== job 9411 ==
==> flow/design.v (excerpt) <==
module acc_cpu(
	input clk,
	input rst,
	output [7:0] imem_addr,
	input [15:0] imem_rdata,
	output reg dmem_req,
	output reg dmem_we,
	output reg [7:0] dmem_addr,
	output [7:0] dmem_wdata,
	input dmem_ack,
	input [7:0] dmem_rdata,
	input [7:0] in_data,
	input in_valid,
	output in_ready,
	output [7:0] out_data,
	output out_valid,
	input out_ready,
	output halted,
	output [7:0] acc,
	output flag_c,
	output flag_z,
	output flag_v
);
Size in the first run: ~910 cells after synthesis, about 120 flip-flops, ~85 I/O pins, about 0.0074 mm^2 of cells after synthesis.
Settings: LEC_CHECK=0, CAP_MARGIN=20, CORE_MARGIN=2, CORE_UTILIZATION=40, PLACE_DENSITY=0.6, SLEW_MARGIN=20; clock period 5.98 ns.
run.sh (not shown) runs the stock make flow with config.mk's settings and CLKGATE_MAP_FILE=.
Job 9411 completed; timing, DRC and antenna clean
### job 9411 -> job 5267
- clearing PLACE_DENSITY, which used to be 0.6
- swapping 20 for 40 in CAP_MARGIN
- swapping 2 for 7 in CORE_MARGIN
- swapping 5.98 for 7.0 in the clock period (ns, I/O delays scaled along)
==> results <==
Job 5267 completed every stage of the flow, and the final layout passed the timing, design-rule and antenna checks. On total length of routed met3 wires, the lower figure sits with job 9411, not job 5267. Job 9411 → job 5267: number of clock-tree buffers in the layout increased 1, post-synthesis simple-gate area fraction saw little to no change, number of global-route vias before repair now sits higher, area of all placed cells without fillers grew by 0.72%, overall track demand over capacity in global routing shows a reduction of 2.5 points.
Inputs modified between job 5267 and job 8379:
- setting CTS_CLUSTER_SIZE to 54 for the first time
- setting HOLD_SLACK_MARGIN to -0.03 for the first time
- changing CORE_MARGIN from 7 to 2
- setting ABC_AREA to 1 for the first time
- setting CTS_CLUSTER_DIAMETER to 387 for the first time
- changing CAP_MARGIN from 40 to 20
- setting CORE_ASPECT_RATIO to 1.86 for the first time
Findings:
- In job 8379, area fraction in xor and xnor cells is lower than in job 5267.
- Compared with job 5267, job 8379 is hungrier on power.
- | fraction of power spent switching nets | higher: job 8379 |
- Both conditions hold for job 8379: the flow ran to the end and the final layout passed the timing, design-rule and antenna checks.
- A destination of the critical timing path of ACC[7]$_SDFFE_PP0P_ is what job 5267 shows, while ACC[2]$_SDFFE_PP0P_ belongs to job 8379.
- Compared with job 5267, in job 8379 sequential power rose by about 2%, first-pass GRT wire length increased 4.4%, total leakage power now sits higher.
- Area of the placeable core ended up 580 um^2 lower on job 8379 than on job 5267.
- The critical path's slowest cell comes out sky130_fd_sc_hd__dfxtp_1 in one run and sky130_fd_sc_hd__or3_4 in the other, namely in job 8379 and job 5267 respectively.
Edits applied to the flow inputs when going from job 8379 to job 203:
- CORE_ASPECT_RATIO changed from 1.86 to 0.5
- SETUP_SLACK_MARGIN newly set to -0.03
- CORE_MARGIN changed from 2 to 7
- CELL_PAD_IN_SITES_GLOBAL_PLACEMENT newly set to 0
- PLACE_DENSITY_LB_ADDON newly set to 0.3
- TNS_END_PERCENT newly set to 15
- CTS_CLUSTER_DIAMETER changed from 387 to 273
- CTS_CLUSTER_SIZE changed from 54 to 100
- ABC_AREA changed from 1 to 0
- CORE_UTILIZATION changed from 40 to 47
==> comparison <==
- Instance count on the critical path was higher in job 8379 than in job 203.
- Taking job 203 over job 8379, the wire length per cell ratio works out to 1.10.
- Looking at total net switching power, job 203 sits 13% lower than job 8379 does.
- Relative to job 8379, setup slack has gone down in job 203.
- Sequential share of layout area: job 203 lower than job 8379
- Job 203 ended with less routed wire length than job 8379.
- Compared with job 8379, job 203 shows a pin count of the biggest net entering global routing that is about 70% higher.
- First-iteration DRC count delta for job 203 relative to job 8379: about 110% higher
- A launching element of the worst setup path of ir[8]$_SDFFE_PP0P_ is what job 203 shows, while state[1]$_DFF_P_ belongs to job 8379.
- Looking at cell with the largest stage delay on the worst path, the sky130_fd_sc_hd__or3_4 result is from job 203; the sky130_fd_sc_hd__dfxtp_1 one comes from job 8379.
- Number of cells in the yosys synthesis report for job 203: 138 down relative to job 8379
[inputs] job 8167 vs job 203
- GPL_TIMING_DRIVEN now 0, previously not set
- PLACE_DENSITY now 0.6, previously not set
- CELL_PAD_IN_SITES_GLOBAL_PLACEMENT no longer set, was 0
- SETUP_SLACK_MARGIN no longer set, was -0.03
- CORE_ASPECT_RATIO no longer set, was 0.5
- CORE_UTILIZATION now 40, was 47
- PLACE_DENSITY_LB_ADDON no longer set, was 0.3
- CTS_CLUSTER_DIAMETER no longer set, was 273
- TNS_END_PERCENT no longer set, was 15
- HOLD_SLACK_MARGIN no longer set, was -0.03
- CORE_MARGIN now 2, was 7
- ABC_AREA now 1, was 0
- CTS_CLUSTER_SIZE no longer set, was 100
Findings:
- Job 8167 | status: complete | timing, DRC, antenna: pass
- Max-slew headroom at the worst pin: job 203 and job 8167 compared, higher one is job 8167
- In job 8167 the switching power as a share of total power turned out 3.5 points higher than in job 203.
- Count of placed standard cells in the final layout, fillers left out (job 8167 over job 203): increase, 234
- Part of the cycle the worst path needs (higher): job 203
- Against job 203, maximum clock frequency in job 8167 came out better.


Starting RTL as in the previous note.
export LEC_CHECK = 0
export CAP_MARGIN = 15
export CELL_PAD_IN_SITES_GLOBAL_PLACEMENT = 3
export CORE_ASPECT_RATIO = 1.14
export CORE_MARGIN = 3
export CORE_UTILIZATION = 72
export CTS_CLUSTER_DIAMETER = 376
export GPL_ROUTABILITY_DRIVEN = 1
export GPL_TIMING_DRIVEN = 0
export HOLD_SLACK_MARGIN = 0.05
export MAX_ROUTING_LAYER = met4
export MIN_ROUTING_LAYER = met2
export PLACE_DENSITY = 0.58
export SETUP_SLACK_MARGIN = 1.17
export SLEW_MARGIN = 5
export TNS_END_PERCENT = 90
create_clock -name core_clock -period 6.83 [get_ports {clk}]
The first run never finished: it broke off in 3_1_place_gp_skip_io (GPL-0301).
Next try:
CAP_MARGIN = 20   (was 15)
CELL_PAD_IN_SITES_GLOBAL_PLACEMENT = not set   (was 3)
CORE_ASPECT_RATIO = not set   (was 1.14)
CORE_MARGIN = 2   (was 3)
CORE_UTILIZATION = 65   (was 72)
CTS_CLUSTER_DIAMETER = not set   (was 376)
GPL_ROUTABILITY_DRIVEN = not set   (was 1)
GPL_TIMING_DRIVEN = not set   (was 0)
HOLD_SLACK_MARGIN = not set   (was 0.05)
MAX_ROUTING_LAYER = not set   (was met4)
MIN_ROUTING_LAYER = not set   (was met2)
PLACE_DENSITY = 0.6   (was 0.58)
SETUP_SLACK_MARGIN = not set   (was 1.17)
SLEW_MARGIN = 20   (was 5)
TNS_END_PERCENT = not set   (was 90)
clock period = 4.8 ns   (was 6.83 ns; I/O delays follow)
What happened: This time the run produced a layout that fails on negative setup slack; synthesized area does not change; synthesized cell count is unchanged; die area is higher by 6.3%.


## run a
acc_cpu again, from the RTL that the note above started with.
Settings: LEC_CHECK=0, ABC_AREA=1, CAP_MARGIN=20, CORE_MARGIN=2, CORE_UTILIZATION=72, CTS_CLUSTER_DIAMETER=99, CTS_CLUSTER_SIZE=76, PLACE_DENSITY_LB_ADDON=0.28, SLEW_MARGIN=20; clock period 4.66 ns.
[flow] run a | stages: complete | final checks: fail | reason: negative setup slack
--- input diff run a..run b ---
Settings: CTS_CLUSTER_SIZE removed (was 76); CTS_CLUSTER_DIAMETER removed (was 99); PLACE_DENSITY newly set to 0.79; ABC_AREA removed (was 1); PLACE_DENSITY_LB_ADDON removed (was 0.28); the clock period (ns, I/O delays scaled along) changed from 4.66 to 4.84.
- The flow completed for run b, but it is not clean: the layout still shows negative setup slack.
- Re worst setup slack for register-to-register paths: run a was higher than run b.
- Design area grows slightly when moving from run a to run b.
- Between run b and run a, it is run b whose synthesized cell count is lower, by 13%.
- Lower synthesis area per yosys among run a and run b: run a


## fjord
The RTL this note starts from:
==> flow/design.v <==
`timescale 1ns / 1ps
module mux_2x1_rtl(in_0, in_1, select, out);
	input	select;
	input in_0; 
	input in_1;
	output out;
	assign out = (in_0 && ~select) || (in_1 && select);
endmodule
`timescale 1ns / 1ps
module mux_4x1_behavioral(in_0, in_1, in_2, in_3, select, out);
	input in_0;
	input in_1;
	input in_2;
	input in_3;
	input [1:0] select;
	output out;
	reg out;
	always@(select, in_0, in_1, in_2, in_3)
	begin
		case(select)
			2'b00: out = in_0;
			2'b01: out = in_1;
			2'b10: out = in_2;
			2'b11: out = in_3;
		endcase
	end
endmodule
`timescale 1ns / 1ps
module bfa_gl(in_0, in_1, carry_in, result, carry_out);
	input in_0, in_1, carry_in;
	output result, carry_out;
	wire w_xor, w_and_0, w_and_1;
	xor X0(w_xor, in_0, in_1);
	xor X1(result, w_xor, carry_in);
	and A0(w_and_0, w_xor, carry_in);
	and A1(w_and_1, in_0, in_1);
	or O1(carry_out, w_and_0, w_and_1);
endmodule
`timescale 1ns / 1ps
module alu_bitslice(in_a, in_b, in_carry, in_control, out_carry, out_result);
	input in_a, in_b, in_carry;
	input [2:0] in_control;
	wire w_xor_b_c0, w_invert_a, w_and_a_b, w_or_a_b, w_sum, w_2x1;
	output out_result;
	output out_carry;
	xor (w_xor_b_c0, in_b, in_control[0]);
	or  (w_or_a_b, in_a, w_xor_b_c0);
	and (w_and_a_b, in_a, w_xor_b_c0);
	not (w_invert_a, in_a);
	bfa_gl bfa (in_a, w_xor_b_c0, in_carry, w_sum, out_carry);
	mux_2x1_rtl mux_2x1 (w_invert_a, w_xor_b_c0, in_control[0], w_2x1);
	mux_4x1_behavioral mux_4x1 (w_sum, w_or_a_b, w_and_a_b, w_2x1, in_control[2:1], out_result);
endmodule
`timescale 1ns / 1ps
module n_bit_alu(a_in, b_in, control_in, sum_out, carry_out, overflow_out, zero_out);
	parameter n = 8;
	input [7:0] a_in;
	input [7:0] b_in;
	input [2:0] control_in;
	output [7:0] sum_out; 
	output carry_out, overflow_out, zero_out;
	wire [8:0] carry;
	wire is_zero_out;
	and is_zero(is_zero_out, ~sum_out[0], ~sum_out[1], ~sum_out[2], ~sum_out[3], ~sum_out[4], ~sum_out[5], ~sum_out[6], ~sum_out[7]);
	genvar i;
	assign carry_out = carry[n];
	assign overflow_out = carry[n - 1] ^ carry[n];
	assign zero_out = is_zero_out;
	assign carry[0] = control_in[0];
	alu_bitslice adder(a_in[0], b_in[0], carry[0], control_in, carry[1], sum_out[0]); 
	generate 
		for (i = 1; i < n; i = i + 1)
			begin: aluBitGen
				alu_bitslice adder(a_in[i], b_in[i], carry[i], control_in, carry[i+1], sum_out[i]);
			end
	endgenerate
endmodule
`timescale 1ns / 1ps
module acc_cpu(
	input clk,
	input rst,
	output [7:0] imem_addr,
	input [15:0] imem_rdata,
	output reg dmem_req,
	output reg dmem_we,
	output reg [7:0] dmem_addr,
	output [7:0] dmem_wdata,
	input dmem_ack,
	input [7:0] dmem_rdata,
	input [7:0] in_data,
	input in_valid,
	output in_ready,
	output [7:0] out_data,
	output out_valid,
	input out_ready,
	output halted,
	output [7:0] acc,
	output flag_c,
	output flag_z,
	output flag_v
);
parameter S_F0 = 4'd0;    
parameter S_F1 = 4'd1;    
parameter S_DEC = 4'd2;   
parameter S_IND = 4'd3;   
parameter S_MEM = 4'd4;   
parameter S_EX = 4'd5;    
parameter S_ST = 4'd6;    
parameter S_MUL = 4'd7;   
parameter S_DIV = 4'd8;   
parameter S_DIVW = 4'd9;  
parameter S_IN = 4'd10;   
parameter S_OUT = 4'd11;  
parameter S_NX = 4'd12;   
parameter S_HLT = 4'd13;  
reg [3:0] state;
reg [7:0] pc, npc;
reg [15:0] ir;
reg [7:0] ACC;
reg C, Z, V;
reg [7:0] mdata;
reg [7:0] JSRaddrReg;
reg [7:0] InteruptAdrReg;
reg [3:0] HVPIReg;
reg [7:0] MULreg, MULreg2;
reg [7:0] DIVreg;
reg ev_ov, ev_bi, ev_ba;
wire [4:0] op = ir[15:11];
wire [2:0] mode = ir[10:8];
wire [7:0] imm = ir[7:0];
wire is_alu = (op[4:3] == 2'b00);
wire is_ld = (op == 5'b01000);
wire is_st = (op == 5'b01001);
wire is_shl = (op == 5'b01010);
wire is_shr = (op == 5'b01011);
wire is_in = (op == 5'b01100);
wire is_out = (op == 5'b01101);
wire is_hlt = (op == 5'b01110);
wire is_hv = (op == 5'b01111);
wire is_mul = (op == 5'b11000);
wire is_div = (op == 5'b11001);
wire is_br = (op == 5'b11010);
wire is_bz = (op == 5'b11011);
wire is_jsr = (op == 5'b11100);
wire is_rts = (op == 5'b11101);
wire is_rti = (op == 5'b11110);
wire is_bad = (op[4:3] == 2'b10) || (op == 5'b11111);
wire bad_mode = (is_alu || is_ld) && (mode > 3'd2);
reg [7:0] alu_b;
reg [2:0] alu_ctl;
wire [7:0] alu_out;
wire alu_c, alu_v, alu_z;
n_bit_alu ALU(ACC, alu_b, alu_ctl, alu_out, alu_c, alu_v, alu_z);
always @(*) begin
	alu_b = (mode == 3'd0) ? imm : mdata;
	alu_ctl = op[2:0];
	if (state == S_MUL) begin
		alu_b = MULreg2;
		alu_ctl = 3'b000;
	end else if (state == S_DIV) begin
		alu_b = imm;
		alu_ctl = 3'b001;
	end
end
wire ovf_en = (HVPIReg == 4'b0000) || HVPIReg[0];
wire bi_en = (HVPIReg == 4'b0000) || HVPIReg[1];
wire ba_en = (HVPIReg == 4'b0000) || HVPIReg[2];
assign imem_addr = pc;
assign dmem_wdata = ACC;
assign in_ready = (state == S_IN);
assign out_valid = (state == S_OUT);
assign out_data = ACC;
assign halted = (state == S_HLT);
assign acc = ACC;
assign flag_c = C;
assign flag_z = Z;
assign flag_v = V;
always @(posedge clk) begin
	if (rst) begin
		state <= S_F0;
		pc <= 8'd0;
		npc <= 8'd0;
		ir <= 16'd0;
		ACC <= 8'd0;
		C <= 1'b0;
		Z <= 1'b0;
		V <= 1'b0;
		mdata <= 8'd0;
		JSRaddrReg <= 8'd0;
		InteruptAdrReg <= 8'd0;
		HVPIReg <= 4'd0;
		MULreg <= 8'd0;
		MULreg2 <= 8'd0;
		DIVreg <= 8'd0;
		ev_ov <= 1'b0;
		ev_bi <= 1'b0;
		ev_ba <= 1'b0;
		dmem_req <= 1'b0;
		dmem_we <= 1'b0;
		dmem_addr <= 8'd0;
	end else begin
		case (state)
		S_F0: begin
			ev_ov <= 1'b0;
			ev_bi <= 1'b0;
			ev_ba <= 1'b0;
			state <= S_F1;
		end
		S_F1: begin
			ir <= imem_rdata;
			state <= S_DEC;
		end
		S_DEC: begin
			npc <= pc + 8'd1;
			if (bad_mode) begin
				ev_ba <= 1'b1;
				state <= S_NX;
			end else if (is_bad) begin
				ev_bi <= 1'b1;
				state <= S_NX;
			end else if ((is_alu || is_ld) && mode == 3'd1) begin
				dmem_req <= 1'b1;
				dmem_we <= 1'b0;
				dmem_addr <= imm;
				state <= S_MEM;
			end else if ((is_alu || is_ld) && mode == 3'd2) begin
				dmem_req <= 1'b1;
				dmem_we <= 1'b0;
				dmem_addr <= imm;
				state <= S_IND;
			end else if (is_alu || is_ld) begin
				state <= S_EX;
			end else if (is_st) begin
				dmem_req <= 1'b1;
				dmem_we <= 1'b1;
				dmem_addr <= imm;
				state <= S_ST;
			end else if (is_mul) begin
				MULreg <= imm;
				MULreg2 <= ACC;
				state <= S_MUL;
			end else if (is_div) begin
				if (imm == 8'd0) begin
					ACC <= 8'hff;
					state <= S_NX;
				end else begin
					DIVreg <= 8'd0;
					state <= S_DIV;
				end
			end else if (is_in) begin
				state <= S_IN;
			end else if (is_out) begin
				state <= S_OUT;
			end else if (is_hlt) begin
				state <= S_HLT;
			end else begin
				if (is_shl) ACC <= {ACC[6:0], 1'b0};
				if (is_shr) ACC <= {1'b0, ACC[7:1]};
				if (is_hv) HVPIReg <= imm[3:0];
				if (is_br || (is_bz && Z)) npc <= imm;
				if (is_jsr) begin
					JSRaddrReg <= pc + 8'd1;
					npc <= imm;
				end
				if (is_rts) npc <= JSRaddrReg;
				if (is_rti) npc <= InteruptAdrReg;
				state <= S_NX;
			end
		end
		S_IND: begin
			if (dmem_ack) begin
				dmem_req <= 1'b0;
				dmem_addr <= dmem_rdata;
				state <= S_MEM;
			end else if (!dmem_req) begin
				dmem_req <= 1'b1;
			end
		end
		S_MEM: begin
			if (dmem_ack) begin
				dmem_req <= 1'b0;
				mdata <= dmem_rdata;
				state <= S_EX;
			end else begin
				dmem_req <= 1'b1;
			end
		end
		S_EX: begin
			if (is_ld) begin
				ACC <= (mode == 3'd0) ? imm : mdata;
			end else begin
				ACC <= alu_out;
				C <= alu_c;
				Z <= alu_z;
				V <= alu_v;
				ev_ov <= alu_v;
			end
			state <= S_NX;
		end
		S_ST: begin
			if (dmem_ack) begin
				dmem_req <= 1'b0;
				dmem_we <= 1'b0;
				state <= S_NX;
			end
		end
		S_MUL: begin
			ACC <= alu_out;
			MULreg <= MULreg - 8'd1;
			if (MULreg == 8'd2) state <= S_NX;
		end
		S_DIV: begin
			if (alu_c) begin
				ACC <= alu_out;
				DIVreg <= DIVreg + 8'd1;
			end else begin
				state <= S_DIVW;
			end
		end
		S_DIVW: begin
			ACC <= DIVreg;
			state <= S_NX;
		end
		S_IN: begin
			if (in_valid) begin
				ACC <= in_data;
				state <= S_NX;
			end
		end
		S_OUT: begin
			if (out_ready) state <= S_NX;
		end
		S_NX: begin
			if (ev_ov && ovf_en) begin
				InteruptAdrReg <= npc;
				pc <= 8'd100;
			end else if (ev_bi && bi_en) begin
				InteruptAdrReg <= npc;
				pc <= 8'd110;
			end else if (ev_ba && ba_en) begin
				InteruptAdrReg <= npc;
				pc <= 8'd120;
			end else begin
				pc <= npc;
			end
			state <= S_F0;
		end
		S_HLT: begin
		end
		default: state <= S_F0;
		endcase
	end
end
endmodule
export LEC_CHECK = 0
export ABC_AREA = 1
export CAP_MARGIN = 20
export CELL_PAD_IN_SITES_DETAIL_PLACEMENT = 2
export CELL_PAD_IN_SITES_GLOBAL_PLACEMENT = 1
export CORE_ASPECT_RATIO = 0.69
export CORE_MARGIN = 2
export CORE_UTILIZATION = 70
export GPL_ROUTABILITY_DRIVEN = 0
export GPL_TIMING_DRIVEN = 0
export MAX_ROUTING_LAYER = met4
export MIN_ROUTING_LAYER = met1
export PLACE_DENSITY = 0.57
export SLEW_MARGIN = 20
export TNS_END_PERCENT = 85
create_clock -name core_clock -period 9.08 [get_ports {clk}]
fjord: aborted in 3_1_place_gp_skip_io (tool error)
[inputs] tundra vs fjord
- MAX_ROUTING_LAYER no longer set, was met4
- CORE_ASPECT_RATIO no longer set, was 0.69
- CELL_PAD_IN_SITES_GLOBAL_PLACEMENT no longer set, was 1
- TNS_END_PERCENT now 15, was 85
- MIN_ROUTING_LAYER no longer set, was met1
- CELL_PAD_IN_SITES_DETAIL_PLACEMENT no longer set, was 2
- the clock period (ns, I/O delays scaled along) now 7.0, was 9.08
- No stage failed in tundra, and the final checks on the layout all came back clean.
- Re simple-gate area share of the yosys netlist: no difference whatsoever between tundra and fjord.
- | share of flip-flops with an asynchronous set or reset | tundra vs fjord | ≈ equal |
- ~same initial core utilization in tundra and fjord
- As far as combined area of all synthesized cells goes, tundra and fjord are indistinguishable; the numbers are identical.
- Going from fjord to tundra, x dimension of the die fell 16%; synthesized-area fraction occupied by xor and xnor cells about even; core footprint about even.
- Changes observed in tundra relative to fjord: die footprint shows no meaningful change, flip-flop and latch count after synthesis about even.
### tundra -> quartz
- GPL_ROUTABILITY_DRIVEN no longer set, was 0
- GPL_TIMING_DRIVEN no longer set, was 0
- CORE_UTILIZATION now 40, was 70
- TNS_END_PERCENT no longer set, was 15
- PLACE_DENSITY now 0.6, was 0.57
- ABC_AREA no longer set, was 1
Findings:
The die used by quartz is larger than the one used by tundra.
Taking quartz as 1.0, tundra lands at 0.30 on fill cell total of the finished layout.
Worst setup path startpoint: ir[10] -> tundra, ir[8] -> quartz
Changes observed in quartz relative to tundra: die height up about 33%; register-to-register slack moved up.
Total length of routed wires: quartz < tundra
Edits applied to the flow inputs when going from quartz to xenon:
- CORE_UTILIZATION changed from 40 to 58
- CORE_ASPECT_RATIO newly set to 0.5
- CTS_CLUSTER_DIAMETER newly set to 204
- CTS_CLUSTER_SIZE newly set to 99
- TNS_END_PERCENT newly set to 10
## What came out
xenon reached the end of the flow, and the finished layout is clean on the timing, design-rule and antenna checks.
Area: xenon vs quartz -> xenon smaller
Sort quartz and xenon by data arrival at the endpoint of the critical path, descending, and xenon comes first.
For clock network contribution to total cell area, xenon and quartz come out practically identical.
Synthesized cell count came out exactly the same in quartz and xenon.
Of quartz and xenon, the run reporting the lower routed wire length was quartz.
Power density over the cells in xenon is about 1.2% above quartz.
Compared quartz against xenon; required time of the critical path within noise.
Re total of fill cells in the finished design: quartz was higher than xenon.
Power and IR drop assume default switching activity.
